**design/flow/design.v**
```verilog
`timescale 1ns / 1ps
module cordic_sin_cos
(
    input clk,
    input reset_n,
    input i_call,
    input [31:0] i_data,
    output o_done,
    output [31:0] o_cos,
    output [31:0] o_sin
);
cordic_sin_cos_core u_sin_cos (
    .clk     ( clk ),
    .reset_n ( reset_n ),
    .i_call  ( i_call ),
    .i_data  ( i_data ),
    .o_done  ( o_done ),
    .o_cos   ( o_cos ),
    .o_sin   ( o_sin )
);
endmodule
module cordic_sin_cos_core(
    clk,
    reset_n,
    i_call,
    i_data,
    o_done,
    o_cos,
    o_sin
);
     input clk;
     input reset_n;
	 input i_call; 
	 input signed [31:0] i_data;
	 output o_done;
	 output signed [31:0] o_cos;
	 output signed [31:0] o_sin;	 
	 function [31:0] atan;
	    input [3:0] idx;
	    case( idx )
	       4'd0: atan = 32'd2949120;  4'd1: atan = 32'd1740992;  4'd2: atan = 32'd919872;  4'd3: atan = 32'd466944;
	       4'd4: atan = 32'd234368;   4'd5: atan = 32'd117312;   4'd6: atan = 32'd58688;   4'd7: atan = 32'd29312;
	       4'd8: atan = 32'd14656;    4'd9: atan = 32'd7360;     4'd10: atan = 32'd3648;   4'd11: atan = 32'd1856;
	       4'd12: atan = 32'd896;     4'd13: atan = 32'd448;     4'd14: atan = 32'd256;    default: atan = 32'd128;
	    endcase
	 endfunction
	 reg signed [31:0]x,y,tx,ty,deg,rcos,rsin;
	 reg [7:0]i,seg;
	 reg isdone,isnegcos,isnegsin,isswap;
	 always @ ( posedge clk or negedge reset_n )
	 if( !reset_n )
	 begin
	    { x,y,deg,rcos,rsin } <= { 32'd0,32'd0,32'd0,32'd0,32'd0};
		i <= 8'd0;
		{ isdone,isnegcos,isnegsin,isswap } <= { 1'b0,1'b0,1'b0,1'b0 };
	 end
	 else if( i_call )
	 case( i )       
  	    0:
		begin
		   seg = i_data / 90;
		   if( seg == 0 ) 
		   begin 
		   	  deg <= i_data; 
		   	  isnegcos <= 0; 
		   	  isnegsin <= 0; 
		   	  isswap <= 0; 
		   end
		   else if( seg == 1 ) 
		   begin 
		   	  deg <= i_data - 90; 
		   	  isnegcos <= 1; 
		   	  isnegsin <= 0; 
		   	  isswap <= 1; 
		   end
		   else if( seg == 2 ) 
		   begin 
		   	  deg <= i_data - 180; 
		   	  isnegcos <= 1; 
		   	  isnegsin <= 1; 
		   	  isswap <= 0; 
		   end
		   else if( seg == 3 ) 
		   begin 
		   	  deg <= i_data - 270; 
		   	  isnegcos <= 0; 
		   	  isnegsin <= 1; 
		   	  isswap <= 1;  
		   end 
		   i <= i + 1'b1;
	    end		 
		1:
		begin 
		   x <= 32'd39797; 
		   y <= 32'd0; 
		   deg <= deg << 16; 
		   i <= i + 1'b1; 
		end					 
		2,3,4,5,6,7,8,9,10,11,12,13,14,15,16,17:
		if( deg > 0 )
		begin
		   ty = y >>> i-2;
		   tx = x >>> i-2;
		   x <= x - ty;
		   y <= y + tx;
		   deg <= deg - atan(i-2);
		   i <= i + 1'b1;
		end
		else
		begin
		   ty = y >>> i-2;
		   tx = x >>> i-2;
		   x <= x + ty ;
		   y <= y - tx ;
		   deg <= deg + atan(i-2);
		   i <= i + 1'b1;
		end
		18:
		begin 
		   {rcos,rsin} <= isswap ? { y,x } : { x,y }; 
		   i <= i + 1'b1; 
		end			
		19:
		begin 
		   isdone <= 1'b1; 
		   i <= i + 1'b1; 
		end		
		20:
		begin 
		   isdone <= 1'b0; 
		   i <= 8'd0; 
		end		   
	 endcase
	 assign o_done = isdone;
	 assign o_cos = isnegcos ? -(rcos) : rcos;
	 assign o_sin = isnegsin ? -(rsin) : rsin;
endmodule
```
**design/flow/run.sh**
```bash
#!/bin/bash
# the make line also repeats each setting of config.mk as NAME=value (left out here)
make -C /OpenROAD-flow-scripts/flow DESIGN_CONFIG=/design/flow/config.mk WORK_HOME=/design/flow/orfs CLKGATE_MAP_FILE= finish
```
**design/flow/config.mk**
```make
export PLATFORM = sky130hd
export DESIGN_NAME = cordic_sin_cos
export DESIGN_NICKNAME = cordic_sin_cos
export VERILOG_FILES = /design/flow/design.v
export SDC_FILE = /design/flow/constraint.sdc
export NUM_CORES = 4
export LEC_CHECK = 0
export ABC_AREA = 1
export CAP_MARGIN = 20
export CORE_ASPECT_RATIO = 1.26
export CORE_MARGIN = 2
export CORE_UTILIZATION = 72
export CTS_CLUSTER_DIAMETER = 375
export CTS_CLUSTER_SIZE = 100
export PLACE_DENSITY = 0.39
export SETUP_SLACK_MARGIN = -0.49
export SLEW_MARGIN = 20
export TNS_END_PERCENT = 30
```
**design/flow/constraint.sdc**
```tcl
create_clock -name core_clock -period 21.6 [get_ports {clk}]
set_input_delay 4.3200 -clock core_clock [delete_from_list [all_inputs] [get_ports {clk}]]
set_output_delay 4.3200 -clock core_clock [all_outputs]
set_load 0.01 [all_outputs]
```
==> impl_metrics.tcl, run 1 <==
# flow metrics
set metrics [dict create \
    crit_buf_inv 23 \
    maxSlewHeadroom 0.305 \
    synth-edff-count 0 \
    yosys_cells 4518 \
    rr_endpoint "u_sin_cos.y[31]" \
    io_pins 100 \
    dieWidth_um 182 \
    ys_seq_frac 0.151 \
    yosys.area_share.aoi 0.183 \
    crit_path_end_kind "flop" \
    drt_iter0_markers 3199 \
    r2r_start "u_sin_cos.i[1]" \
    syn_nets 4666 \
    numSynthFlops 172 \
    die_h_um 228 \
    postSynthCellCount 4518 \
    wl_per_cell_um 19.0 \
    so.violations "negative setup slack" \
    place_inst 5071 \
    grt_first_pass_wirelength_um 147000 \
    top_area_cell "dfrtp_1" \
    grt_pass1_vias 29890 \
    cp.arrival_ns 22.33 \
    hpwl_um 70600 \
    grt_max_degree 94 \
    final-max-slew-violation-count 0 \
    synthSimpleGateAreaFrac 0.411 \
    period_minus_slack_ns 21.92 \
    fp_util 0.733 \
    reg2regPathDepth 58 \
    warning_count 41 \
    rrSetupSlack_ns 11.16 \
    tns_ns -7.17 \
    stdcell_count 5159 \
    drc 0 \
    min_from "u_sin_cos.i[7]" \
    synthTopCellsByCount "1,067 x nand2_1, 545 x inv_1, 377 x o21ai_0, 304 x nor2_1, 301 x nand3_1" \
    syn_avg_cell_area_sq_um 6.33 \
    cts_max_path_buffers 2 \
    numCtsBuffers 17 \
    clk_pin_slew_ns 0.07 \
    maxCapViolations 0 \
    ys_area_sq_um 28600 \
    htreeDepth 4 \
    final_util 0.818 \
    path_max_fanout 12 \
    synth_top_area_share 0.151 \
    nets 4795 \
    skew_ns 0.0102 \
    max_freq_mhz 45.6 \
    ys_top_cells_by_area "dfrtp_1 15%, nand2_1 14%, inv_1 7.2%" \
    synth.most_common_cell "nand2_1" \
    gpl.final_weighted_congestion 1.05 \
    rsz0062_at_grt "yes" \
    crit_type "in2reg" \
    critPathCapture "u_sin_cos.deg[13]" \
    clock-root-buffer "clkbuf_16" \
    fin_crit_sh 1.01 \
    synthArstFlopShare 1.00 \
    logic_family "simple AND/OR/NAND/NOR gates" \
    routed_wl_um 98300 \
    worstSetupStartpoint "i_data[10]" \
    hp-class "reg2reg" \
    worstMarginPinSlew_ns 1.04 \
    cts.sinks 172 \
    cp_common_cell "nand2_2" \
    dr.pass1.iters 7 \
    status "finished with violations" \
    start_kind "input pin" \
    crit_slowest_cell "clkdlybuf4s50_1" \
    synth.distinct_cells 80 \
    cp_top_family "simple AND/OR/NAND/NOR gates" \
    port_buffers 99 \
    gr-total-overflow 0 \
    ff_type "dfrtp_1" \
    setup_viol 32 \
    worstSkewPairLatency_ns 0.49 \
    avgViaCountPerCell 6.25 \
    grt_usage 0.439 \
    area.growth.synth_to_final_pct 11.6 \
    synthAdderAreaFrac 0.0502 \
    chip_area_sq_um 41300 \
    antenna_found_initial 3 \
    holdPathEnd "u_sin_cos.i[7]" \
    cpPeakStageDelay_ns 0.52 \
    worstHoldPathCells 0 \
    fin_ws_ns -0.319 \
    cts_tree "built" \
    xor_share 0.0769 \
    vias 32266 \
    core_area_sq_um 39000 \
    detail-route-antenna-nets 0 \
    synth.cell_area_sq_um 28600 \
    placementRows 81 \
    required_ns 22.01 \
    cp.depth 155 \
    hold_ws_ns 0.438 \
    hold_viol_final 0 \
    ys_sh_mux 0.00980 \
    ys_warn_count 1 \
]
==> metrics by stage <==
stage | cell area [sq um] | setup slack, ns
floorplan | 28600 | 1.70
CTS | 30800 | -0.387
finish | 31900 | -0.319
global route | 31900 | -1.63
global placement | 30200 | -0.329
detailed placement | 30200 | -0.805
==> per-layer routing <==
layer / wire [um] / share of wire / track usage
met5: 12 / 0.00012 / 0.00118
met4: 9580 / 0.097 / 0.375
met3: 8710 / 0.089 / 0.0787
met2: 46600 / 0.47 / 0.768
met1: 33300 / 0.34 / 0.460
==> what timing repair did <==
item,in CTS,in global routing
endpoints found under the setup margin,0,35
resized,0,152
buffers inserted,0,48
hold buffers,0,0
==> cell type report <==
cell class	instances	area, sq um
diodes	1	2.50
clock buffers	19	443
clock inverters	13	176
fillers	2709	7110
inverters	629	2480
multi-input cells	3560	21500
flip-flops and latches	172	4310
well taps	498	623
repair buffers	266	2330
repair inverters	1	11.3
==> inputs of run 2 (changes only) <==
Settings changed: ABC_AREA 1 to default, CORE_ASPECT_RATIO 1.26 to default, CTS_CLUSTER_DIAMETER 375 to 381, CTS_CLUSTER_SIZE 100 to 49, HOLD_SLACK_MARGIN from default to -0.09, MAX_ROUTING_LAYER from default to met4, PLACE_DENSITY 0.39 to 0.35, SETUP_SLACK_MARGIN -0.49 to -1.16, TNS_END_PERCENT 30 to default.
Clock period 21.6 ns to 15.7 ns, I/O delays scaled along.
==> impl_metrics.tcl, run 2 <==
# collected from the flow reports
set metrics [dict create \
    synthTopCellsByCount "451 x nand2_1, 363 x o21ai_0, 359 x nor2_1, 288 x a21oi_1, 255 x xnor2_1" \
    numCtsBuffers 17 \
    synth.most_common_cell "nand2_1" \
    cts_max_path_buffers 2 \
    ff_type "dfrtp_1" \
    synth_top_area_share 0.152 \
    synth-edff-count 0 \
    placementRows 72 \
    dieWidth_um 202 \
    ys_sh_mux 0.0685 \
    synth.cell_area_sq_um 28300 \
    numSynthFlops 172 \
    top_area_cell "dfrtp_1" \
    synthAdderAreaFrac 0.0521 \
    clock-root-buffer "clkbuf_16" \
    gr-total-overflow 136 \
    yosys_cells 3904 \
    xor_share 0.110 \
    io_pins 100 \
    synthArstFlopShare 1.00 \
    ys_seq_frac 0.152 \
    postCtsHoldBufs 0 \
    yosys.area_share.aoi 0.344 \
    htreeDepth 4 \
    syn_nets 4052 \
    chip_area_sq_um 41000 \
    cts.sinks 172 \
    synth.distinct_cells 144 \
    ys_top_cells_by_area "dfrtp_1 15%, xnor2_1 7.9%, o21ai_0 6.4%" \
    placed_area_sq_um 35100 \
    status "stopped before the end" \
    hpwl_um 84800 \
    syn_avg_cell_area_sq_um 7.26 \
    logic_family "AND-OR/OR-AND gates" \
    ys_warn_count 1 \
    postSynthCellCount 3904 \
    fp_util 0.732 \
    core_area_sq_um 38700 \
    grt_usage 0.782 \
    synthSimpleGateAreaFrac 0.227 \
    firstError "[ERROR GRT-0116] Global routing finished with congestion. Check the congestion regions in the DRC Viewer." \
    stop_stage "global routing (5_1_grt)" \
    ys_area_sq_um 28300 \
    port_buffers 99 \
    gpl.final_weighted_congestion 1.16 \
    die_h_um 202 \
]
==> run 2: layer usage <==
layer | GRT overflow | track usage
met5 | - | -
met4 | 58 | 0.814
met3 | 6 | 0.538
met2 | 72 | 0.966
met1 | 0 | 0.772
==> run 2: what timing repair did <==
action                                  CTS
gates resized                           132
setup buffers                            26
pin swaps                                48
endpoints found under the setup margin   35
gates cloned                              2
==> run 2: per-stage QoR <==
step                worst slack, ns  setup TNS [ns]  std cells  hold WS, ns
detailed placement            -8.69         -299.00       4979        0.461
global placement              -7.44         -255.32       4979        0.445
CTS                           -7.30         -250.38       5038        0.490
floorplan                     -6.72         -226.62       3904        0.450
==> inputs of run 3 (changes only) <==
Settings changed: ABC_AREA from default to 1, CAP_MARGIN 20 to 0, CTS_CLUSTER_DIAMETER 381 to 374, CTS_CLUSTER_SIZE 49 to 98, HOLD_SLACK_MARGIN -0.09 to -0.08, MAX_ROUTING_LAYER met4 to default, PLACE_DENSITY 0.35 to 0.43, SETUP_SLACK_MARGIN -1.16 to default, TNS_END_PERCENT from default to 10.
Clock period 15.7 ns to 16.2 ns, I/O delays scaled along.
==> impl_metrics.tcl, run 3 <==
# flow metrics
set metrics [dict create \
    status "finished with violations" \
    so.violations "negative setup slack" \
    ys_seq_frac 0.151 \
    logic_family "simple AND/OR/NAND/NOR gates" \
    synth-edff-count 0 \
    rsz0062_at_grt "yes" \
    gpl.final_weighted_congestion 1.11 \
    crit_buf_inv 29 \
    holdPathEnd "u_sin_cos.i[7]" \
    vias 36345 \
    antenna_found_initial 13 \
    postSynthCellCount 4518 \
    cp_top_family "simple AND/OR/NAND/NOR gates" \
    rr_endpoint "u_sin_cos.y[30]" \
    synth.cell_area_sq_um 28600 \
    avgViaCountPerCell 6.67 \
    cpPeakStageDelay_ns 0.44 \
    top_area_cell "dfrtp_1" \
    fin_ws_ns -6.01 \
    fin_crit_sh 1.37 \
    fp_util 0.735 \
    htreeDepth 4 \
    postCtsHoldBufs 0 \
    crit_type "in2reg" \
    gr-total-overflow 0 \
    dieWidth_um 203 \
    stdcell_count 5451 \
    crit_slowest_cell "clkdlybuf4s50_1" \
    maxSlewHeadroom 0.199 \
    period_minus_slack_ns 22.21 \
    hp-class "reg2reg" \
    grt_max_degree 105 \
    detail-route-antenna-nets 0 \
    place_inst 5363 \
    rrSetupSlack_ns 3.82 \
    warning_count 47 \
    yosys.area_share.aoi 0.183 \
    dr.pass1.iters 14 \
    worstHoldPathCells 0 \
    area.growth.synth_to_final_pct 20.6 \
    ys_top_cells_by_area "dfrtp_1 15%, nand2_1 14%, inv_1 7.2%" \
    ys_area_sq_um 28600 \
    cp.arrival_ns 22.62 \
    clock-root-buffer "clkbuf_16" \
    synthSimpleGateAreaFrac 0.411 \
    syn_nets 4666 \
    synth.most_common_cell "nand2_1" \
    synthAdderAreaFrac 0.0502 \
    synth_top_area_share 0.151 \
    ys_warn_count 1 \
    placementRows 72 \
    clk_pin_slew_ns 0.09 \
    core_area_sq_um 38900 \
    grt_pass1_vias 33101 \
    grt_first_pass_wirelength_um 167000 \
    yosys_cells 4518 \
    drt_iter0_markers 5934 \
    hold_viol_final 0 \
    path_max_fanout 8 \
    grt_usage 0.498 \
    cp_common_cell "nand2_2" \
    numSynthFlops 172 \
    cts.sinks 172 \
    synthTopCellsByCount "1,067 x nand2_1, 545 x inv_1, 377 x o21ai_0, 304 x nor2_1, 301 x nand3_1" \
    min_from "u_sin_cos.i[7]" \
    xor_share 0.0769 \
    die_h_um 203 \
    ff_type "dfrtp_1" \
    wl_per_cell_um 21.5 \
    skew_ns 0.0259 \
    cts_tree "built" \
    worstSkewPairLatency_ns 0.48 \
    reg2regPathDepth 63 \
    numCtsBuffers 17 \
    max_freq_mhz 45.0 \
    start_kind "input pin" \
    synth.distinct_cells 80 \
    chip_area_sq_um 41300 \
    nets 5064 \
    maxCapViolations 0 \
    tns_ns -207.09 \
    crit_path_end_kind "flop" \
    fill_cells 2051 \
    syn_avg_cell_area_sq_um 6.33 \
    worstMarginPinSlew_ns 1.20 \
    critPathCapture "u_sin_cos.deg[22]" \
    ys_sh_mux 0.00980 \
    drc 0 \
    cts_max_path_buffers 2 \
    worstSetupStartpoint "i_data[0]" \
    io_pins 100 \
    port_buffers 99 \
    hpwl_um 73000 \
    r2r_start "u_sin_cos.i[1]" \
    required_ns 16.61 \
    final-max-slew-violation-count 0 \
    cp.depth 162 \
    routed_wl_um 117000 \
    synthArstFlopShare 1.00 \
    setup_viol 35 \
]
-- run 3: layout make-up --
cell class	count	area, sq um	share of cell area
antenna	4	10.0	0.000290
clock buffer	17	425	0.0123
clock inverter	15	184	0.00533
inverter	629	2470	0.0716
multi-input combinational	3558	21900	0.635
sequential	172	4310	0.125
tap	518	648	0.0188
timing repair buffer	538	4530	0.131
-- run 3: repair_timing --
item / CTS / global route
setup buffers: 21 / 22
cloned: 4 / 0
endpoints found under the setup margin: 35 / 35
resized: 93 / 87
pin swaps: 84 / 72
-- run 3: stage by stage --
step / cell area [sq um] / setup slack, ns / util / hold WS (ns)
2_1_floorplan: 28800 / -2.24 / - / 0.470
3_3_place_gp: 32600 / -3.76 / 0.838 / 0.413
3_5_place_dp: 32600 / -4.66 / 0.838 / 0.413
4_1_cts: 33900 / -3.82 / 0.870 / 0.434
5_1_grt: 34500 / -7.26 / 0.886 / 0.444
6_report: 34500 / -6.01 / 0.886 / 0.453
-- run 3: metal layers --
layer  vias up  wire, um  global-route usage
li1      15569         -                   -
met1     16301     37800               0.537
met2      3201     51000               0.822
met3      1256     14700               0.136
met5         -       122                   0
met4        18     13400               0.401
==> inputs of run 4 (changes only) <==
Settings changed: CAP_MARGIN 0 to 5, CELL_PAD_IN_SITES_DETAIL_PLACEMENT from default to 0, CORE_ASPECT_RATIO from default to 0.86, CTS_CLUSTER_DIAMETER 374 to default, CTS_CLUSTER_SIZE 98 to 88, GPL_TIMING_DRIVEN from default to 1, HOLD_SLACK_MARGIN -0.08 to 0.03, MAX_ROUTING_LAYER from default to met4, PLACE_DENSITY 0.43 to 0.65, SETUP_SLACK_MARGIN from default to -1.25, TNS_END_PERCENT 10 to default.
Clock period 16.2 ns to 18.7 ns, I/O delays scaled along.
==> impl_metrics.tcl, run 4 <==
# collected from the flow reports
set metrics [dict create \
    htreeDepth 4 \
    die_h_um 189 \
    synth.cell_area_sq_um 28600 \
    ys_warn_count 1 \
    ys_sh_mux 0.00980 \
    postSynthCellCount 4518 \
    syn_avg_cell_area_sq_um 6.33 \
    logic_family "simple AND/OR/NAND/NOR gates" \
    yosys.area_share.aoi 0.183 \
    synth.most_common_cell "nand2_1" \
    hpwl_um 75600 \
    stop_stage "global routing (5_1_grt)" \
    chip_area_sq_um 41300 \
    status "stopped before the end" \
    ff_type "dfrtp_1" \
    io_pins 100 \
    synth-edff-count 0 \
    synthArstFlopShare 1.00 \
    top_area_cell "dfrtp_1" \
    core_area_sq_um 39100 \
    numCtsBuffers 17 \
    postCtsHoldBufs 0 \
    fp_util 0.732 \
    gr-total-overflow 3592 \
    synth.distinct_cells 80 \
    clock-root-buffer "clkbuf_16" \
    synth_top_area_share 0.151 \
    ys_seq_frac 0.151 \
    place_inst 5366 \
    yosys_cells 4518 \
    dieWidth_um 219 \
    synthSimpleGateAreaFrac 0.411 \
    firstError "[ERROR GRT-0232] Routing congestion too high. Check the congestion heatmap in the GUI." \
    ys_area_sq_um 28600 \
    cts.sinks 172 \
    xor_share 0.0769 \
    gpl.final_weighted_congestion 1.07 \
    ys_top_cells_by_area "dfrtp_1 15%, nand2_1 14%, inv_1 7.2%" \
    grt_usage 1.03 \
    syn_nets 4666 \
    numSynthFlops 172 \
    placementRows 67 \
    synthAdderAreaFrac 0.0502 \
    cts_max_path_buffers 2 \
    synthTopCellsByCount "1,067 x nand2_1, 545 x inv_1, 377 x o21ai_0, 304 x nor2_1, 301 x nand3_1" \
    port_buffers 99 \
]
==> run 4: layer usage <==
layer,GRT usage,overflow
met1,0.923,183
met2,1.31,2656
met3,0.805,153
met4,1.09,600
met5,-,-
==> run 4: per-stage QoR <==
stage	hold WS (ns)	util	setup TNS [ns]	worst slack [ns]	area [sq um]
floorplan	0.470	-	-19.16	-0.624	28600
global placement	0.411	0.829	-58.49	-1.74	32400
detailed placement	0.420	0.829	-98.33	-2.93	32400
CTS	0.445	0.876	-59.49	-1.77	34200
==> run 4: what timing repair did <==
item / CTS
resized: 210
setup endpoints to repair: 35
pin swaps: 109
gates cloned: 7
endpoints found under the hold margin: 0
buffers inserted: 54
==> inputs of run 5 (changes only) <==
Settings changed: ABC_AREA 1 to 0, CAP_MARGIN 5 to 20, CELL_PAD_IN_SITES_DETAIL_PLACEMENT 0 to 2, CORE_ASPECT_RATIO 0.86 to 0.68, CORE_MARGIN 2 to 9, CORE_UTILIZATION 72 to 17, GPL_ROUTABILITY_DRIVEN from default to 0, MAX_ROUTING_LAYER met4 to default, PLACE_DENSITY 0.65 to default, PLACE_DENSITY_LB_ADDON from default to 0.11, SETUP_SLACK_MARGIN -1.25 to 5.0, TNS_END_PERCENT from default to 45.
Clock period 18.7 ns to 44.2 ns, I/O delays scaled along.
==> impl_metrics.tcl, run 5 <==
# flow metrics
set metrics [dict create \
    numSynthFlops 172 \
    rr_endpoint "u_sin_cos.y[31]" \
    ys_warn_count 1 \
    skew_ns 0.0147 \
    crit_slowest_cell "a22oi_1" \
    stdcell_count 6051 \
    chip_area_sq_um 182000 \
    drt_iter0_markers 2237 \
    avgViaCountPerCell 5.03 \
    ff_type "dfrtp_1" \
    crit_type "in2reg" \
    cp.depth 82 \
    clk_pin_slew_ns 0.08 \
    cts_max_path_buffers 2 \
    dr.pass1.iters 5 \
    min_from "u_sin_cos.i[6]" \
    htreeDepth 4 \
    critPathCapture "u_sin_cos.deg[4]" \
    dieWidth_um 513 \
    routed_wl_um 135000 \
    logic_family "AND-OR/OR-AND gates" \
    worstHoldPathCells 0 \
    cts_tree "built" \
    io_pins 100 \
    wl_per_cell_um 22.3 \
    fp_util 0.171 \
    nets 3997 \
    holdPathEnd "u_sin_cos.i[6]" \
    vias 30443 \
    ys_top_cells_by_area "dfrtp_1 15%, xnor2_1 7.9%, o21ai_0 6.4%" \
    ys_sh_mux 0.0685 \
    synth_top_area_share 0.152 \
    hp-class "reg2reg" \
    cp_top_family "AND-OR/OR-AND gates" \
    required_ns 44.56 \
    crit_path_end_kind "flop" \
    synth-edff-count 0 \
    path_max_fanout 26 \
    cp.arrival_ns 36.57 \
    detail-route-antenna-nets 0 \
    hold_viol_final 0 \
    postSynthCellCount 3904 \
    antenna_found_initial 3 \
    synth.cell_area_sq_um 28300 \
    maxSlewHeadroom 0.229 \
    die_h_um 355 \
    hpwl_um 106000 \
    setup_viol 0 \
    postCtsHoldBufs 0 \
    final_cell_area_sq_um 32300 \
    worstSetupStartpoint "i_data[3]" \
    synth.distinct_cells 144 \
    drc 0 \
    xor_share 0.110 \
    syn_avg_cell_area_sq_um 7.26 \
    cts_resized 0 \
    status "no timing/DRC/antenna violations" \
    syn_nets 4052 \
    port_buffers 99 \
    core_area_sq_um 166000 \
    grt_max_degree 88 \
    worstMarginPinSlew_ns 1.14 \
    clock-root-buffer "clkbuf_16" \
    cts.sinks 172 \
    r2r_start "u_sin_cos.i[2]" \
    maxCapViolations 0 \
    worstSkewPairLatency_ns 0.53 \
    crit_buf_inv 5 \
    ys_area_sq_um 28300 \
    final-max-slew-violation-count 0 \
    hold_ws_ns 0.476 \
    ys_seq_frac 0.152 \
    synth.most_common_cell "nand2_1" \
    placementRows 123 \
    tns_ns 0 \
    max_freq_mhz 27.6 \
    grt_first_pass_wirelength_um 208000 \
    cpPeakStageDelay_ns 0.85 \
    grt_usage 0.144 \
    synthSimpleGateAreaFrac 0.227 \
    grt_pass1_vias 31422 \
    rrSetupSlack_ns 32.66 \
    period_minus_slack_ns 36.20 \
    fin_crit_sh 0.819 \
    reg2regPathDepth 53 \
    place_inst 6017 \
    yosys_cells 3904 \
    gr-total-overflow 0 \
    synthArstFlopShare 1.00 \
    placed_area_sq_um 31700 \
    warning_count 38 \
    start_kind "input pin" \
    synthTopCellsByCount "451 x nand2_1, 363 x o21ai_0, 359 x nor2_1, 288 x a21oi_1, 255 x xnor2_1" \
    cts_setup_buffers 0 \
    synthAdderAreaFrac 0.0521 \
    top_area_cell "dfrtp_1" \
    rsz0062_at_grt "no" \
    numCtsBuffers 17 \
    yosys.area_share.aoi 0.344 \
    area.growth.synth_to_final_pct 13.8 \
]
## run 5: per-layer routing
layer  global-route usage  part of all wire  wire length [um]  vias to the layer above
met5                    0          0.000089                12                        -
li1                     -                 -                 -                    14462
met4               0.0239             0.013              1720                        2
met2                0.198              0.39             53000                      412
met3               0.0192             0.035              4740                       87
met1                0.232              0.56             75400                    15480
## run 5: through the flow
stage / worst slack [ns] / util
CTS: 7.98 / 0.195
floorplan: 14.72 / -
finish: 8.00 / 0.195
global route: 5.43 / 0.195
global placement: 8.44 / 0.191
detailed placement: 7.52 / 0.191
## run 5: layout make-up
class | count | area (sq um)
antenna | 2 | 5.00
timing repair buffer | 161 | 1460
clock buffer | 17 | 425
multi-input combinational | 3411 | 22900
fill | 19504 | 133000
tap | 2187 | 2740
inverter | 86 | 323
clock inverter | 15 | 156
sequential | 172 | 4310
==> inputs of run 6 (changes only) <==
Settings changed: ABC_AREA 0 to default, CELL_PAD_IN_SITES_DETAIL_PLACEMENT 2 to default, CORE_ASPECT_RATIO 0.68 to default, CORE_MARGIN 9 to 2, CORE_UTILIZATION 17 to 65, CTS_CLUSTER_DIAMETER from default to 223, CTS_CLUSTER_SIZE 88 to default, GPL_ROUTABILITY_DRIVEN 0 to default, GPL_TIMING_DRIVEN 1 to default, HOLD_SLACK_MARGIN 0.03 to default, PLACE_DENSITY_LB_ADDON 0.11 to default, SETUP_SLACK_MARGIN 5.0 to default, TNS_END_PERCENT 45 to default.
Clock period 44.2 ns to 24.0 ns, I/O delays scaled along.
==> impl_metrics.tcl, run 6 <==
# collected from the flow reports
set metrics [dict create \
    die_h_um 213 \
    ys_seq_frac 0.152 \
    synth.distinct_cells 144 \
    ys_warn_count 1 \
    core_area_sq_um 43100 \
    logic_family "AND-OR/OR-AND gates" \
    placementRows 76 \
    clock-root-buffer "clkbuf_16" \
    grt_usage 0.723 \
    io_pins 100 \
    synth.cell_area_sq_um 28300 \
    stop_stage "global routing (5_1_grt)" \
    synth.most_common_cell "nand2_1" \
    hpwl_um 79000 \
    numCtsBuffers 17 \
    synth-edff-count 0 \
    xor_share 0.110 \
    yosys_cells 3904 \
    synthSimpleGateAreaFrac 0.227 \
    postCtsHoldBufs 0 \
    ys_sh_mux 0.0685 \
    ys_top_cells_by_area "dfrtp_1 15%, xnor2_1 7.9%, o21ai_0 6.4%" \
    synthTopCellsByCount "451 x nand2_1, 363 x o21ai_0, 359 x nor2_1, 288 x a21oi_1, 255 x xnor2_1" \
    gr-total-overflow 106 \
    placed_area_sq_um 34900 \
    cts.sinks 172 \
    yosys.area_share.aoi 0.344 \
    ff_type "dfrtp_1" \
    syn_nets 4052 \
    dieWidth_um 213 \
    numSynthFlops 172 \
    status "stopped before the end" \
    chip_area_sq_um 45300 \
    fp_util 0.658 \
    firstError "[ERROR GRT-0232] Routing congestion too high. Check the congestion heatmap in the GUI." \
    port_buffers 99 \
    synth_top_area_share 0.152 \
    postSynthCellCount 3904 \
    gpl.final_weighted_congestion 1.08 \
    syn_avg_cell_area_sq_um 7.26 \
    htreeDepth 4 \
    top_area_cell "dfrtp_1" \
    ys_area_sq_um 28300 \
    synthArstFlopShare 1.00 \
    synthAdderAreaFrac 0.0521 \
    cts_max_path_buffers 2 \
]
-- run 6: routing by layer --
layer,GRT overflow,global-route usage
met1,0,0.727
met2,52,0.918
met3,4,0.532
met4,50,0.725
met5,0,0.174
-- run 6: timing repair --
| action | 4_1_cts |
|---|---|
| gates cloned | 2 |
| buffers inserted | 99 |
| pin swaps | 137 |
| gates resized | 257 |
| endpoints found under the setup margin | 35 |
-- run 6: stage by stage --
step | worst slack, ns | util | hold slack (ns) | instances
2_1_floorplan | -0.0901 | - | 0.450 | 3904
3_3_place_gp | -1.18 | 0.810 | 0.447 | 5016
3_5_place_dp | -2.07 | 0.810 | 0.458 | 5016
4_1_cts | -0.266 | 0.873 | 0.476 | 5148
==> inputs of run 7 (changes only) <==
Settings changed: ABC_AREA from default to 1, CORE_UTILIZATION 65 to 58, CTS_CLUSTER_DIAMETER 223 to 378, MAX_ROUTING_LAYER from default to met4, PLACE_DENSITY_LB_ADDON from default to 0.1, SETUP_SLACK_MARGIN from default to 4.53.
Clock period 24.0 ns to 16.2 ns, I/O delays scaled along.
==> impl_metrics.tcl, run 7 <==
# flow metrics
set metrics [dict create \
    rsz0062_at_grt "yes" \
    min_from "u_sin_cos.i[7]" \
    top_area_cell "dfrtp_1" \
    clock-root-buffer "clkbuf_16" \
    critPathCapture "u_sin_cos.deg[27]" \
    path_max_fanout 20 \
    synthTopCellsByCount "1,067 x nand2_1, 545 x inv_1, 377 x o21ai_0, 304 x nor2_1, 301 x nand3_1" \
    ys_warn_count 1 \
    postSynthCellCount 4518 \
    ff_type "dfrtp_1" \
    core_area_sq_um 48700 \
    detail-route-antenna-nets 0 \
    holdPathEnd "u_sin_cos.i[7]" \
    gpl.final_weighted_congestion 1.07 \
    r2r_start "u_sin_cos.i[1]" \
    yosys_cells 4518 \
    logic_family "simple AND/OR/NAND/NOR gates" \
    worstSkewPairLatency_ns 0.48 \
    ys_top_cells_by_area "dfrtp_1 15%, nand2_1 14%, inv_1 7.2%" \
    fin_ws_ns -3.82 \
    vias 31926 \
    yosys.area_share.aoi 0.183 \
    synth.most_common_cell "nand2_1" \
    cp.arrival_ns 20.43 \
    ys_seq_frac 0.151 \
    hp-class "reg2reg" \
    rr_endpoint "u_sin_cos.y[30]" \
    crit_path_end_kind "flop" \
    worstHoldPathCells 0 \
    synthArstFlopShare 1.00 \
    crit_slowest_cell "nor2_4" \
    worstMarginPinSlew_ns 1.01 \
    fin_crit_sh 1.24 \
    fp_util 0.586 \
    placementRows 81 \
    syn_nets 4666 \
    ys_sh_mux 0.00980 \
    grt_usage 0.387 \
    required_ns 16.61 \
    max_freq_mhz 49.9 \
    final-max-slew-violation-count 0 \
    drc 0 \
    synthSimpleGateAreaFrac 0.411 \
    clk_pin_slew_ns 0.07 \
    crit_buf_inv 22 \
    die_h_um 226 \
    wl_per_cell_um 17.6 \
    drt_iter0_markers 2391 \
    synth_top_area_share 0.151 \
    chip_area_sq_um 51100 \
    numSynthFlops 172 \
    pre_cts_ws_ns -4.37 \
    met2WireLength_um 48700 \
    synth-edff-count 0 \
    cpPeakStageDelay_ns 0.25 \
    warning_count 43 \
    skew_ns 0.0143 \
    dr.pass1.iters 6 \
    cp.depth 160 \
    worstSetupStartpoint "i_data[2]" \
    topRoutingLayerUsed "met4" \
    ys_area_sq_um 28600 \
    status "finished with violations" \
    setup_viol 35 \
    maxSlewHeadroom 0.324 \
    cts.sinks 172 \
    so.violations "negative setup slack" \
    reg2regPathDepth 66 \
    numCtsBuffers 17 \
    routed_wl_um 99500 \
    grt_max_degree 102 \
    hpwl_um 74700 \
    start_kind "input pin" \
    period_minus_slack_ns 20.02 \
    syn_avg_cell_area_sq_um 6.33 \
    hold_ws_ns 0.442 \
    cts_max_path_buffers 2 \
    rrSetupSlack_ns 5.57 \
    cp_common_cell "nand2_4" \
    grt_pass1_vias 29823 \
    nets 5108 \
    antenna_found_initial 8 \
    avgViaCountPerCell 5.66 \
    crit_type "in2reg" \
    maxCapViolations 0 \
    met1_length_um 39400 \
    grt_first_pass_wirelength_um 154000 \
    synthAdderAreaFrac 0.0502 \
    hold_viol_final 0 \
    port_buffers 99 \
    cp_top_family "simple AND/OR/NAND/NOR gates" \
    xor_share 0.0769 \
    synth.cell_area_sq_um 28600 \
    met3_length_um 5000 \
    dieWidth_um 226 \
    area.growth.synth_to_final_pct 26.4 \
    gr-total-overflow 0 \
    io_pins 100 \
    htreeDepth 4 \
    synth.distinct_cells 80 \
    cts_tree "built" \
]
## run 7: layout make-up
cell class / instances / area, sq um
Clock inverter: 12 / 126
Tap cell: 664 / 831
Fill cell: 4090 / 12600
Sequential cell: 172 / 4310
Antenna cell: 8 / 20.0
Timing Repair Buffer: 577 / 4960
Clock buffer: 20 / 447
Multi-Input combinational cell: 3560 / 22900
Inverter: 629 / 2510
Timing Repair inverter: 3 / 41.3
## run 7: routing by layer
layer	vias to the layer above	track usage
met5	-	-
met4	0	0.256
met3	335	0.0628
met2	1067	0.637
met1	14861	0.436
li1	15663	-
## run 7: stage by stage
| stage | instances | utilization | cell area [sq um] | TNS, ns |
|---|---|---|---|---|
| final | 5645 | 0.741 | 36100 | -131.52 |
| after global routing | 5645 | 0.741 | 36100 | -170.65 |
| after CTS | 5580 | 0.711 | 34700 | -117.06 |
| after detailed placement | 5496 | 0.676 | 33000 | -149.44 |
| after global placement | 5496 | 0.676 | 33000 | -141.30 |
| after floorplan | 4518 | - | 29100 | -71.69 |
## run 7: repair_timing
item	CTS	global route
endpoints found under the hold margin	0	0
hold buffers	0	0
setup buffers	43	52
resized	153	262
pin swaps	30	159
gates cloned	9	2
endpoints found under the setup margin	35	43
==> inputs of run 8 (changes only) <==
Settings changed: CAP_MARGIN 20 to 5, CORE_UTILIZATION 58 to 72, CTS_CLUSTER_DIAMETER 378 to 381, CTS_CLUSTER_SIZE from default to 54, HOLD_SLACK_MARGIN from default to 0.29, MAX_ROUTING_LAYER met4 to default, PLACE_DENSITY from default to 0.64, PLACE_DENSITY_LB_ADDON 0.1 to default, SETUP_SLACK_MARGIN 4.53 to -1.23, TNS_END_PERCENT from default to 5.
Clock period 16.2 ns to 16.3 ns, I/O delays scaled along.
==> impl_metrics.tcl, run 8 <==
# flow metrics
set metrics [dict create \
    status "finished with violations" \
    so.violations "negative setup slack" \
    syn_nets 4666 \
    ys_area_sq_um 28600 \
    logic_family "simple AND/OR/NAND/NOR gates" \
    syn_avg_cell_area_sq_um 6.33 \
    synthTopCellsByCount "1,067 x nand2_1, 545 x inv_1, 377 x o21ai_0, 304 x nor2_1, 301 x nand3_1" \
    postSynthCellCount 4518 \
    fin_ws_ns -4.88 \
    grt_pass1_vias 32207 \
    fin_crit_sh 1.30 \
    rsz0062_at_grt "yes" \
    r2r_start "u_sin_cos.i[1]" \
    gr-total-overflow 0 \
    rr_endpoint "u_sin_cos.y[30]" \
    crit_path_end_kind "flop" \
    placementRows 72 \
    synth.most_common_cell "nand2_1" \
    warning_count 51 \
    crit_buf_inv 26 \
    synth.distinct_cells 80 \
    crit_type "in2reg" \
    htreeDepth 4 \
    yosys.area_share.aoi 0.183 \
    hold_viol_final 0 \
    ys_warn_count 1 \
    worstSetupStartpoint "i_data[10]" \
    ff_type "dfrtp_1" \
    period_minus_slack_ns 21.18 \
    vias 34415 \
    final-max-slew-violation-count 0 \
    antenna_found_initial 9 \
    chip_area_sq_um 41300 \
    synth_top_area_share 0.151 \
    clock-root-buffer "clkbuf_16" \
    ys_top_cells_by_area "dfrtp_1 15%, nand2_1 14%, inv_1 7.2%" \
    drc 0 \
    drt_iter0_markers 4184 \
    rrSetupSlack_ns 5.04 \
    core_area_sq_um 38900 \
    tns_ns -168.03 \
    dieWidth_um 203 \
    start_kind "input pin" \
    place_inst 5343 \
    worstHoldPathCells 0 \
    nets 5026 \
    critPathCapture "u_sin_cos.deg[14]" \
    path_max_fanout 19 \
    holdPathEnd "u_sin_cos.i[6]" \
    grt_first_pass_wirelength_um 158000 \
    cp_top_family "simple AND/OR/NAND/NOR gates" \
    required_ns 16.67 \
    grt_max_degree 106 \
    final_cell_area_sq_um 33700 \
    synthAdderAreaFrac 0.0502 \
    placed_area_sq_um 32300 \
    numSynthFlops 172 \
    top_area_cell "dfrtp_1" \
    synthSimpleGateAreaFrac 0.411 \
    avgViaCountPerCell 6.35 \
    numCtsBuffers 17 \
    cp.depth 155 \
    worstMarginPinSlew_ns 1.13 \
    hold_ws_ns 0.435 \
    hp-class "reg2reg" \
    die_h_um 203 \
    maxSlewHeadroom 0.242 \
    detail-route-antenna-nets 0 \
    setup_viol 35 \
    hpwl_um 73500 \
    ys_sh_mux 0.00980 \
    routed_wl_um 104000 \
    fp_util 0.735 \
    io_pins 100 \
    reg2regPathDepth 62 \
    yosys_cells 4518 \
    cp.arrival_ns 21.55 \
    cts_tree "built" \
    gpl.final_weighted_congestion 1.06 \
    worstSkewPairLatency_ns 0.48 \
    area.growth.synth_to_final_pct 17.9 \
    pre_cts_ws_ns -4.68 \
    min_from "u_sin_cos.i[6]" \
    xor_share 0.0769 \
    port_buffers 99 \
    synth.cell_area_sq_um 28600 \
    cts.sinks 172 \
    skew_ns 0.0138 \
    cpPeakStageDelay_ns 0.53 \
    ys_seq_frac 0.151 \
    crit_slowest_cell "clkdlybuf4s50_1" \
    final_util 0.866 \
    clk_pin_slew_ns 0.08 \
    synthArstFlopShare 1.00 \
    wl_per_cell_um 19.1 \
    max_freq_mhz 47.2 \
    cts_max_path_buffers 2 \
    grt_usage 0.468 \
    synth-edff-count 0 \
    dr.pass1.iters 7 \
    maxCapViolations 0 \
    stdcell_count 5417 \
]
[run 8: repair_timing]
item / 4_1_cts / 5_1_grt
hold buffers: 0 / 0
pin swaps: 28 / 70
setup buffers: 7 / 23
resized: 43 / 82
gates cloned: 1 / 1
endpoints found under the setup margin: 35 / 35
[run 8: routing by layer]
layer  GRT usage  vias to the layer above  wire length [um]
li1            -                    15494                 -
met3       0.114                      886             10600
met4       0.357                        4              9990
met2       0.786                     2532             47400
met5           0                        -                26
met1       0.511                    15499             35600
[run 8: cell type report]
type	count	area, sq um
Tap cell	518	648
Inverter	629	2460
Fill cell	2263	5220
Timing Repair Buffer	501	4130
Clock buffer	19	453
Antenna cell	8	20.0
Multi-Input combinational cell	3557	21500
Clock inverter	13	169
Sequential cell	172	4310
==> inputs of run 9 (changes only) <==
Settings changed: ABC_AREA 1 to 0, CAP_MARGIN 5 to 35, CELL_PAD_IN_SITES_DETAIL_PLACEMENT from default to 0, CORE_UTILIZATION 72 to 45, CTS_CLUSTER_DIAMETER 381 to 145, CTS_CLUSTER_SIZE 54 to 14, GPL_ROUTABILITY_DRIVEN from default to 0, GPL_TIMING_DRIVEN from default to 1, HOLD_SLACK_MARGIN 0.29 to 0.03, PLACE_DENSITY 0.64 to default, PLACE_DENSITY_LB_ADDON from default to 0.11, SETUP_SLACK_MARGIN -1.23 to -1.78, TNS_END_PERCENT 5 to default.
Clock period 16.3 ns to 26.4 ns, I/O delays scaled along.
==> impl_metrics.tcl, run 9 <==
# flow metrics
set metrics [dict create \
    ys_seq_frac 0.152 \
    worstSkewPairLatency_ns 0.47 \
    cts.sinks 172 \
    so.violations "negative setup slack" \
    syn_nets 4052 \
    area.growth.synth_to_final_pct 13.1 \
    numCtsBuffers 17 \
    synth.most_common_cell "nand2_1" \
    numSynthFlops 172 \
    htreeDepth 4 \
    syn_avg_cell_area_sq_um 7.26 \
    synth.distinct_cells 144 \
    period_minus_slack_ns 26.76 \
    start_kind "input pin" \
    xor_share 0.110 \
    die_h_um 255 \
    synthSimpleGateAreaFrac 0.227 \
    dr.pass1.iters 6 \
    hold_ws_ns 0.469 \
    yosys.area_share.aoi 0.344 \
    postCtsHoldBufs 0 \
    worstMarginPinSlew_ns 0.919 \
    worstSetupStartpoint "i_data[2]" \
    ys_area_sq_um 28300 \
    placementRows 92 \
    fp_util 0.453 \
    max_freq_mhz 37.4 \
    ff_type "dfrtp_1" \
    min_from "u_sin_cos.i[7]" \
    final_util 0.512 \
    vias 30356 \
    ys_warn_count 1 \
    rr_endpoint "u_sin_cos.y[31]" \
    clk_pin_slew_ns 0.08 \
    cts_max_path_buffers 2 \
    cp.arrival_ns 27.10 \
    clock-root-buffer "clkbuf_16" \
    status "finished with violations" \
    antenna_found_initial 1 \
    grt_pass1_vias 27221 \
    ys_top_cells_by_area "dfrtp_1 15%, xnor2_1 7.9%, o21ai_0 6.4%" \
    worstHoldPathCells 0 \
    drc 0 \
    grt_usage 0.286 \
    chip_area_sq_um 65000 \
    required_ns 26.74 \
    grt_first_pass_wirelength_um 151000 \
    dieWidth_um 255 \
    final-max-slew-violation-count 0 \
    yosys_cells 3904 \
    crit_path_end_kind "flop" \
    skew_ns 0.0194 \
    synthAdderAreaFrac 0.0521 \
    crit_buf_inv 8 \
    core_area_sq_um 62600 \
    cpPeakStageDelay_ns 0.62 \
    warning_count 39 \
    fin_crit_sh 1.01 \
    gr-total-overflow 0 \
    crit_slowest_cell "nor4_1" \
    hpwl_um 73900 \
    fill_cells 6316 \
    hp-class "reg2reg" \
    ys_sh_mux 0.0685 \
    synth.cell_area_sq_um 28300 \
    wl_per_cell_um 19.5 \
    synthArstFlopShare 1.00 \
    avgViaCountPerCell 6.21 \
    synth-edff-count 0 \
    logic_family "AND-OR/OR-AND gates" \
    top_area_cell "dfrtp_1" \
    rrSetupSlack_ns 14.75 \
    path_max_fanout 15 \
    synth_top_area_share 0.152 \
    cts_tree "built" \
    fin_ws_ns -0.362 \
    cp_top_family "AND-OR/OR-AND gates" \
    hold_viol_final 0 \
    reg2regPathDepth 55 \
    setup_viol 35 \
    holdPathEnd "u_sin_cos.i[7]" \
    antennaDiodeCount 0 \
    r2r_start "u_sin_cos.i[1]" \
    critPathCapture "u_sin_cos.deg[26]" \
    port_buffers 99 \
    cp.depth 86 \
    crit_type "in2reg" \
    synthTopCellsByCount "451 x nand2_1, 363 x o21ai_0, 359 x nor2_1, 288 x a21oi_1, 255 x xnor2_1" \
    io_pins 100 \
    nets 4178 \
    postSynthCellCount 3904 \
    maxCapViolations 0 \
    grt_max_degree 111 \
    routed_wl_um 95300 \
    detail-route-antenna-nets 0 \
    maxSlewHeadroom 0.381 \
    drt_iter0_markers 2964 \
]
run 9: layout make-up:
class / count / area (sq um) / area share
clock inverters: 12 / 90.1 / 0.00281
clock buffers: 20 / 447 / 0.0139
multi-input cells: 3411 / 22900 / 0.714
repair buffers: 342 / 2940 / 0.0916
flip-flops and latches: 172 / 4310 / 0.135
inverters: 86 / 323 / 0.0101
well taps: 846 / 1060 / 0.0330
run 9: metal layers:
layer | share of wire | global-route usage | up-vias | wire length (um)
li1 | - | - | 14815 | -
met1 | 0.48 | 0.429 | 14344 | 46000
met2 | 0.43 | 0.430 | 1095 | 40800
met3 | 0.073 | 0.0460 | 100 | 6960
met4 | 0.015 | 0.0503 | 2 | 1450
met5 | 0.00014 | 0 | - | 13
run 9: what timing repair did:
item	CTS	global route
buffers inserted	0	0
resized	0	11
setup endpoints to repair	0	31
run 9: stage by stage:
step / TNS [ns] / area (sq um) / worst slack [ns] / std cells
5_1_grt: -56.30 / 32000 / -1.80 / 4889
4_1_cts: -0.776 / 31900 / -0.139 / 4883
3_5_place_dp: -15.35 / 31300 / -0.585 / 4851
2_1_floorplan: 0 / 28300 / 0.482 / 3904
3_3_place_gp: -14.33 / 31300 / -0.573 / 4849
6_report: -7.65 / 32000 / -0.362 / 4889
==> inputs of run 10 (changes only) <==
Settings changed: ABC_AREA 0 to default, CAP_MARGIN 35 to 20, CELL_PAD_IN_SITES_DETAIL_PLACEMENT 0 to 1, CORE_ASPECT_RATIO from default to 1.8, CORE_UTILIZATION 45 to 65, CTS_CLUSTER_DIAMETER 145 to default, CTS_CLUSTER_SIZE 14 to 26, GPL_ROUTABILITY_DRIVEN 0 to 1, GPL_TIMING_DRIVEN 1 to 0, HOLD_SLACK_MARGIN 0.03 to 0.09, MIN_ROUTING_LAYER from default to met2, PLACE_DENSITY from default to 0.46, PLACE_DENSITY_LB_ADDON 0.11 to default, SETUP_SLACK_MARGIN -1.78 to default, SLEW_MARGIN 20 to 15, TNS_END_PERCENT from default to 55.
Clock period 26.4 ns to 30.0 ns, I/O delays scaled along.
==> impl_metrics.tcl, run 10 <==
# collected from the flow reports
set metrics [dict create \
    status "stopped before the end" \
    stop_stage "detailed placement (3_5_place_dp)" \
    firstError "[ERROR DPL-0033] detailed placement checks failed during check placement." \
    gpl.final_weighted_congestion 1.43 \
    ys_area_sq_um 28300 \
    synth.cell_area_sq_um 28300 \
    ys_seq_frac 0.152 \
    top_area_cell "dfrtp_1" \
    postSynthCellCount 3904 \
    fp_util 0.659 \
    ff_type "dfrtp_1" \
    synthAdderAreaFrac 0.0521 \
    logic_family "AND-OR/OR-AND gates" \
    ys_top_cells_by_area "dfrtp_1 15%, xnor2_1 7.9%, o21ai_0 6.4%" \
    synth.most_common_cell "nand2_1" \
    ys_sh_mux 0.0685 \
    synth-edff-count 0 \
    io_pins 100 \
    yosys_cells 3904 \
    chip_area_sq_um 45400 \
    numSynthFlops 172 \
    placementRows 102 \
    synth.distinct_cells 144 \
    synthTopCellsByCount "451 x nand2_1, 363 x o21ai_0, 359 x nor2_1, 288 x a21oi_1, 255 x xnor2_1" \
    dieWidth_um 160 \
    syn_avg_cell_area_sq_um 7.26 \
    die_h_um 284 \
    core_area_sq_um 43000 \
    synth_top_area_share 0.152 \
    xor_share 0.110 \
    port_buffers 85 \
    syn_nets 4052 \
    yosys.area_share.aoi 0.344 \
    synthSimpleGateAreaFrac 0.227 \
    synthArstFlopShare 1.00 \
    ys_warn_count 1 \
]
==> run 10: stage by stage <==
stage / hold WS (ns) / TNS (ns) / cells
floorplan: 0.450 / 0 / 3904
global placement: 0.471 / -61.41 / 4561
==> inputs of run 11 (changes only) <==
Settings changed: CORE_ASPECT_RATIO 1.8 to 1.34, CTS_CLUSTER_SIZE 26 to default, GPL_ROUTABILITY_DRIVEN 1 to 0, GPL_TIMING_DRIVEN 0 to default, MIN_ROUTING_LAYER met2 to default, SLEW_MARGIN 15 to 30.
==> impl_metrics.tcl, run 11 <==
# collected from the flow reports
set metrics [dict create \
    status "stopped before the end" \
    stop_stage "detailed placement (3_5_place_dp)" \
    firstError "[ERROR DPL-0033] detailed placement checks failed during check placement." \
    die_h_um 246 \
    numSynthFlops 172 \
    synth.cell_area_sq_um 28300 \
    top_area_cell "dfrtp_1" \
    ys_top_cells_by_area "dfrtp_1 15%, xnor2_1 7.9%, o21ai_0 6.4%" \
    synthSimpleGateAreaFrac 0.227 \
    ys_sh_mux 0.0685 \
    synthArstFlopShare 1.00 \
    ys_warn_count 1 \
    io_pins 100 \
    syn_avg_cell_area_sq_um 7.26 \
    chip_area_sq_um 45300 \
    ff_type "dfrtp_1" \
    yosys.area_share.aoi 0.344 \
    syn_nets 4052 \
    postSynthCellCount 3904 \
    fp_util 0.658 \
    yosys_cells 3904 \
    synth.most_common_cell "nand2_1" \
    dieWidth_um 184 \
    ys_area_sq_um 28300 \
    core_area_sq_um 43100 \
    synthAdderAreaFrac 0.0521 \
    synth.distinct_cells 144 \
    ys_seq_frac 0.152 \
    synth-edff-count 0 \
    synthTopCellsByCount "451 x nand2_1, 363 x o21ai_0, 359 x nor2_1, 288 x a21oi_1, 255 x xnor2_1" \
    port_buffers 99 \
    placementRows 88 \
    synth_top_area_share 0.152 \
    xor_share 0.110 \
    logic_family "AND-OR/OR-AND gates" \
]
run 11: metrics by stage:
| step | hold WS (ns) |
|---|---|
| floorplan | 0.450 |
| global placement | 0.456 |
==> inputs of run 12 (changes only) <==
Settings changed: CELL_PAD_IN_SITES_DETAIL_PLACEMENT 1 to default, CORE_ASPECT_RATIO 1.34 to default, CORE_UTILIZATION 65 to 72, CTS_CLUSTER_SIZE from default to 49, GPL_ROUTABILITY_DRIVEN 0 to default, HOLD_SLACK_MARGIN 0.09 to -0.09, MAX_ROUTING_LAYER from default to met4, PLACE_DENSITY 0.46 to 0.73, SLEW_MARGIN 30 to 20, TNS_END_PERCENT 55 to default.
Clock period 30.0 ns to 16.6 ns, I/O delays scaled along.
==> impl_metrics.tcl, run 12 <==
# collected from the flow reports
set metrics [dict create \
    synthSimpleGateAreaFrac 0.227 \
    ys_top_cells_by_area "dfrtp_1 15%, xnor2_1 7.9%, o21ai_0 6.4%" \
    placed_area_sq_um 35100 \
    numSynthFlops 172 \
    firstError "[ERROR DPL-0038] Utilization greater than 100%, impossible to legalize" \
    yosys_cells 3904 \
    ys_seq_frac 0.152 \
    postSynthCellCount 3904 \
    logic_family "AND-OR/OR-AND gates" \
    place_inst 4985 \
    synth_top_area_share 0.152 \
    die_h_um 202 \
    status "stopped before the end" \
    synth.distinct_cells 144 \
    ys_sh_mux 0.0685 \
    port_buffers 99 \
    xor_share 0.110 \
    yosys.area_share.aoi 0.344 \
    syn_nets 4052 \
    synth-edff-count 0 \
    synth.cell_area_sq_um 28300 \
    syn_avg_cell_area_sq_um 7.26 \
    ys_area_sq_um 28300 \
    hpwl_um 85500 \
    synthArstFlopShare 1.00 \
    synth.most_common_cell "nand2_1" \
    synthTopCellsByCount "451 x nand2_1, 363 x o21ai_0, 359 x nor2_1, 288 x a21oi_1, 255 x xnor2_1" \
    fp_util 0.732 \
    io_pins 100 \
    top_area_cell "dfrtp_1" \
    synthAdderAreaFrac 0.0521 \
    chip_area_sq_um 41000 \
    dieWidth_um 202 \
    ys_warn_count 1 \
    placementRows 72 \
    stop_stage "clock tree synthesis (4_1_cts)" \
    gpl.final_weighted_congestion 1.17 \
    core_area_sq_um 38700 \
    ff_type "dfrtp_1" \
]
run 12: per-stage QoR:
step | setup slack (ns) | hold slack [ns] | util | TNS, ns
2_1_floorplan | -6.00 | 0.450 | - | -201.42
3_3_place_gp | -6.58 | 0.447 | 0.906 | -225.13
3_5_place_dp | -7.94 | 0.460 | 0.906 | -272.04
==> inputs of run 13 (changes only) <==
Settings changed: CAP_MARGIN 20 to 0, CORE_ASPECT_RATIO from default to 0.5, CTS_CLUSTER_SIZE 49 to default, HOLD_SLACK_MARGIN -0.09 to -0.08, MAX_ROUTING_LAYER met4 to default, PLACE_DENSITY 0.73 to default, SETUP_SLACK_MARGIN from default to -2.0.
Clock period 16.6 ns to 30.0 ns, I/O delays scaled along.
==> impl_metrics.tcl, run 13 <==
# flow metrics
set metrics [dict create \
    status "finished with violations" \
    so.violations "negative setup slack" \
    cts_max_path_buffers 2 \
    cpPeakStageDelay_ns 0.69 \
    place_inst 4361 \
    drc 0 \
    gr-total-overflow 0 \
    reg2regPathDepth 54 \
    chip_area_sq_um 41100 \
    worstMarginPinSlew_ns 1.12 \
    ys_top_cells_by_area "dfrtp_1 15%, xnor2_1 7.9%, o21ai_0 6.4%" \
    fill_cells 2712 \
    die_h_um 144 \
    routed_wl_um 99400 \
    cts_tree "built" \
    required_ns 30.32 \
    cp.depth 80 \
    antenna_found_initial 4 \
    yosys_cells 3904 \
    grt_usage 0.464 \
    cts.sinks 172 \
    stdcell_count 4395 \
    cp_common_cell "a21oi_1" \
    synth.distinct_cells 144 \
    ff_type "dfrtp_1" \
    synthTopCellsByCount "451 x nand2_1, 363 x o21ai_0, 359 x nor2_1, 288 x a21oi_1, 255 x xnor2_1" \
    rr_endpoint "u_sin_cos.y[31]" \
    start_kind "input pin" \
    synth_top_area_share 0.152 \
    ys_area_sq_um 28300 \
    crit_type "in2reg" \
    maxSlewHeadroom 0.253 \
    drt_iter0_markers 5105 \
    top_area_cell "dfrtp_1" \
    grt_first_pass_wirelength_um 156000 \
    crit_path_end_kind "flop" \
    maxCapViolations 0 \
    synth-edff-count 0 \
    fin_ws_ns -0.317 \
    final-max-slew-violation-count 0 \
    yosys.area_share.aoi 0.344 \
    hp-class "reg2reg" \
    detail-route-antenna-nets 0 \
    critPathCapture "u_sin_cos.deg[11]" \
    clk_pin_slew_ns 0.07 \
    postSynthCellCount 3904 \
    final_util 0.779 \
    setup_viol 32 \
    clock-root-buffer "clkbuf_16" \
    warning_count 44 \
    path_max_fanout 14 \
    crit_buf_inv 2 \
    nets 3998 \
    numSynthFlops 172 \
    htreeDepth 4 \
    synthAdderAreaFrac 0.0521 \
    io_pins 100 \
    fp_util 0.729 \
    crit_slowest_cell "clkdlybuf4s50_1" \
    grt_pass1_vias 29479 \
    worstSetupStartpoint "i_data[3]" \
    holdPathEnd "u_sin_cos.i[6]" \
    syn_avg_cell_area_sq_um 7.26 \
    area.growth.synth_to_final_pct 6.75 \
    hpwl_um 70600 \
    ys_warn_count 1 \
    worstHoldPathCells 0 \
    numCtsBuffers 17 \
    gpl.final_weighted_congestion 1.07 \
    synth.most_common_cell "nand2_1" \
    port_buffers 99 \
    dieWidth_um 285 \
    vias 32778 \
    max_freq_mhz 33.0 \
    synth.cell_area_sq_um 28300 \
    dr.pass1.iters 10 \
    synthArstFlopShare 1.00 \
    placementRows 51 \
    xor_share 0.110 \
    avgViaCountPerCell 7.46 \
    period_minus_slack_ns 30.32 \
    fin_crit_sh 1.01 \
    wl_per_cell_um 22.6 \
    ys_seq_frac 0.152 \
    logic_family "AND-OR/OR-AND gates" \
    syn_nets 4052 \
    grt_max_degree 129 \
    hold_viol_final 0 \
    cp.arrival_ns 30.63 \
    postCtsHoldBufs 0 \
    worstSkewPairLatency_ns 0.47 \
    min_from "u_sin_cos.i[6]" \
    r2r_start "u_sin_cos.i[1]" \
    ys_sh_mux 0.0685 \
    cp_top_family "AND-OR/OR-AND gates" \
    rrSetupSlack_ns 18.10 \
    synthSimpleGateAreaFrac 0.227 \
    skew_ns 0.0237 \
    core_area_sq_um 38900 \
]
run 13: layer usage:
metal	global-route usage	routed length, um	up-vias	part of all wire
li1	-	-	14445	-
met1	0.570	37200	15077	0.37
met2	0.771	44400	2600	0.45
met3	0.106	12000	654	0.12
met4	0.234	5790	2	0.058
met5	0	12	-	0.00012
run 13: repair_timing:
item / in CTS / in global routing
buffers inserted: 0 / 0
setup endpoints to repair: 0 / 32
resized: 0 / 7
run 13: through the flow:
| step | setup slack (ns) | area [sq um] | TNS (ns) | hold WS (ns) |
|---|---|---|---|---|
| after floorplan | 3.36 | 28300 | 0 | 0.450 |
| after global placement | 0.416 | 29600 | 0 | 0.458 |
| after detailed placement | -0.336 | 29600 | -7.74 | 0.464 |
| after CTS | 0.0615 | 30200 | 0 | 0.478 |
| after global routing | -1.96 | 30300 | -63.47 | 0.505 |
| final | -0.317 | 30300 | -5.13 | 0.481 |
run 13: final cells by class:
type	instances	area (sq um)	share of cell area
Inverter	86	323	0.0107
Clock buffer	18	429	0.0142
Timing Repair Buffer	162	1470	0.0485
Sequential cell	172	4320	0.143
Clock inverter	14	174	0.00575
Multi-Input combinational cell	3411	22900	0.756
Tap cell	530	663	0.0219
Antenna cell	2	5.00	0.000165
==> inputs of run 14 (changes only) <==
Settings changed: CAP_MARGIN 0 to 20, CORE_ASPECT_RATIO 0.5 to default, CORE_UTILIZATION 72 to 58, HOLD_SLACK_MARGIN -0.08 to default, SETUP_SLACK_MARGIN -2.0 to default, TNS_END_PERCENT from default to 5.
Clock period 30.0 ns to 23.5 ns, I/O delays scaled along.
==> impl_metrics.tcl, run 14 <==
# flow metrics
set metrics [dict create \
    status "finished with violations" \
    so.violations "negative setup slack" \
    wl_per_cell_um 21.2 \
    cp.arrival_ns 25.46 \
    synth.distinct_cells 144 \
    synth_top_area_share 0.152 \
    clock-root-buffer "clkbuf_16" \
    cp.depth 98 \
    crit_buf_inv 23 \
    routed_wl_um 110000 \
    synthAdderAreaFrac 0.0521 \
    nets 4717 \
    cts.sinks 172 \
    max_freq_mhz 39.8 \
    cts_tree "built" \
    final_util 0.778 \
    cts_max_path_buffers 2 \
    area.growth.synth_to_final_pct 33.2 \
    chip_area_sq_um 50700 \
    ys_warn_count 1 \
    ys_sh_mux 0.0685 \
    ys_top_cells_by_area "dfrtp_1 15%, xnor2_1 7.9%, o21ai_0 6.4%" \
    detail-route-antenna-nets 0 \
    hpwl_um 80000 \
    grtUsageMet2 0.706 \
    place_inst 5083 \
    crit_slowest_cell "or4b_4" \
    ys_seq_frac 0.152 \
    antenna_found_initial 2 \
    required_ns 23.85 \
    vias 35198 \
    worstHoldPathCells 0 \
    grt_usage 0.415 \
    path_max_fanout 12 \
    hp-class "reg2reg" \
    syn_avg_cell_area_sq_um 7.26 \
    crit_path_end_kind "flop" \
    syn_nets 4052 \
    maxSlewHeadroom 0.242 \
    start_kind "input pin" \
    htreeDepth 4 \
    logic_family "AND-OR/OR-AND gates" \
    drc 0 \
    synthSimpleGateAreaFrac 0.227 \
    numSynthFlops 172 \
    yosys.area_share.aoi 0.344 \
    clk_pin_slew_ns 0.09 \
    synth-edff-count 0 \
    use_met3 0.0674 \
    rsz0062_at_grt "yes" \
    fin_crit_sh 1.07 \
    port_buffers 99 \
    grt_busiest_layer "met2" \
    maxCapViolations 0 \
    drt_iter0_markers 4275 \
    min_from "u_sin_cos.i[6]" \
    skew_ns 0.0196 \
    holdPathEnd "u_sin_cos.i[6]" \
    fill_cells 3395 \
    critPathCapture "u_sin_cos.deg[30]" \
    gpl.final_weighted_congestion 1.04 \
    worstMarginPinSlew_ns 1.13 \
    worstSkewPairLatency_ns 0.47 \
    grt_first_pass_wirelength_um 173000 \
    use_met1 0.527 \
    hold_viol_final 0 \
    postSynthCellCount 3904 \
    setup_viol 35 \
    cp_common_cell "buf_4" \
    grt_max_degree 129 \
    top_area_cell "dfrtp_1" \
    worstSetupStartpoint "i_data[4]" \
    hold_ws_ns 0.475 \
    stdcell_count 5207 \
    cp_top_family "AND-OR/OR-AND gates" \
    synthTopCellsByCount "451 x nand2_1, 363 x o21ai_0, 359 x nor2_1, 288 x a21oi_1, 255 x xnor2_1" \
    synthArstFlopShare 1.00 \
    io_pins 100 \
    crit_type "in2reg" \
    cpPeakStageDelay_ns 0.54 \
    fin_ws_ns -1.61 \
    r2r_start "u_sin_cos.i[1]" \
    xor_share 0.110 \
    synth.most_common_cell "nand2_1" \
    final-max-slew-violation-count 0 \
    ff_type "dfrtp_1" \
    rr_endpoint "u_sin_cos.y[31]" \
    placementRows 81 \
    avgViaCountPerCell 6.76 \
    core_area_sq_um 48500 \
    rrSetupSlack_ns 11.55 \
    synth.cell_area_sq_um 28300 \
    period_minus_slack_ns 25.11 \
    mi_logic_area_sq_um 24700 \
    dr.pass1.iters 8 \
    warning_count 47 \
    gr-total-overflow 0 \
    die_h_um 225 \
    ys_area_sq_um 28300 \
    pre_cts_ws_ns -2.75 \
    flop_area_sq_um 4310 \
    yosys_cells 3904 \
    numCtsBuffers 17 \
    dieWidth_um 225 \
    grt_pass1_vias 33681 \
    fp_util 0.584 \
    reg2regPathDepth 54 \
]
[run 14: repair_timing]
action,in CTS,in global routing
endpoints found under the setup margin,35,35
cloned,2,0
pin swaps,116,67
setup buffers,63,24
hold buffers,0,0
resized,240,100
[run 14: final cells by class]
class / instances / area share
Antenna cell: 3 / 0.000199
Clock buffer: 18 / 0.0114
Clock inverter: 14 / 0.00547
Inverter: 86 / 0.00861
Multi-Input combinational cell: 3412 / 0.654
Sequential cell: 172 / 0.114
Tap cell: 622 / 0.0206
Timing Repair Buffer: 880 / 0.186
[run 14: metrics by stage]
| stage | TNS, ns | instance area (sq um) |
|---|---|---|
| 2_1_floorplan | -20.41 | 28600 |
| 3_3_place_gp | -67.59 | 34800 |
| 3_5_place_dp | -88.65 | 34800 |
| 4_1_cts | -27.17 | 37100 |
| 5_1_grt | -79.75 | 37800 |
| 6_report | -50.00 | 37800 |
[run 14: routing by layer]
| layer | wire length, um | vias to the layer above |
|---|---|---|
| li1 | - | 15892 |
| met3 | 10700 | 483 |
| met4 | 4610 | 0 |
| met1 | 42900 | 16654 |
| met2 | 52000 | 2169 |
| met5 | 0 | - |
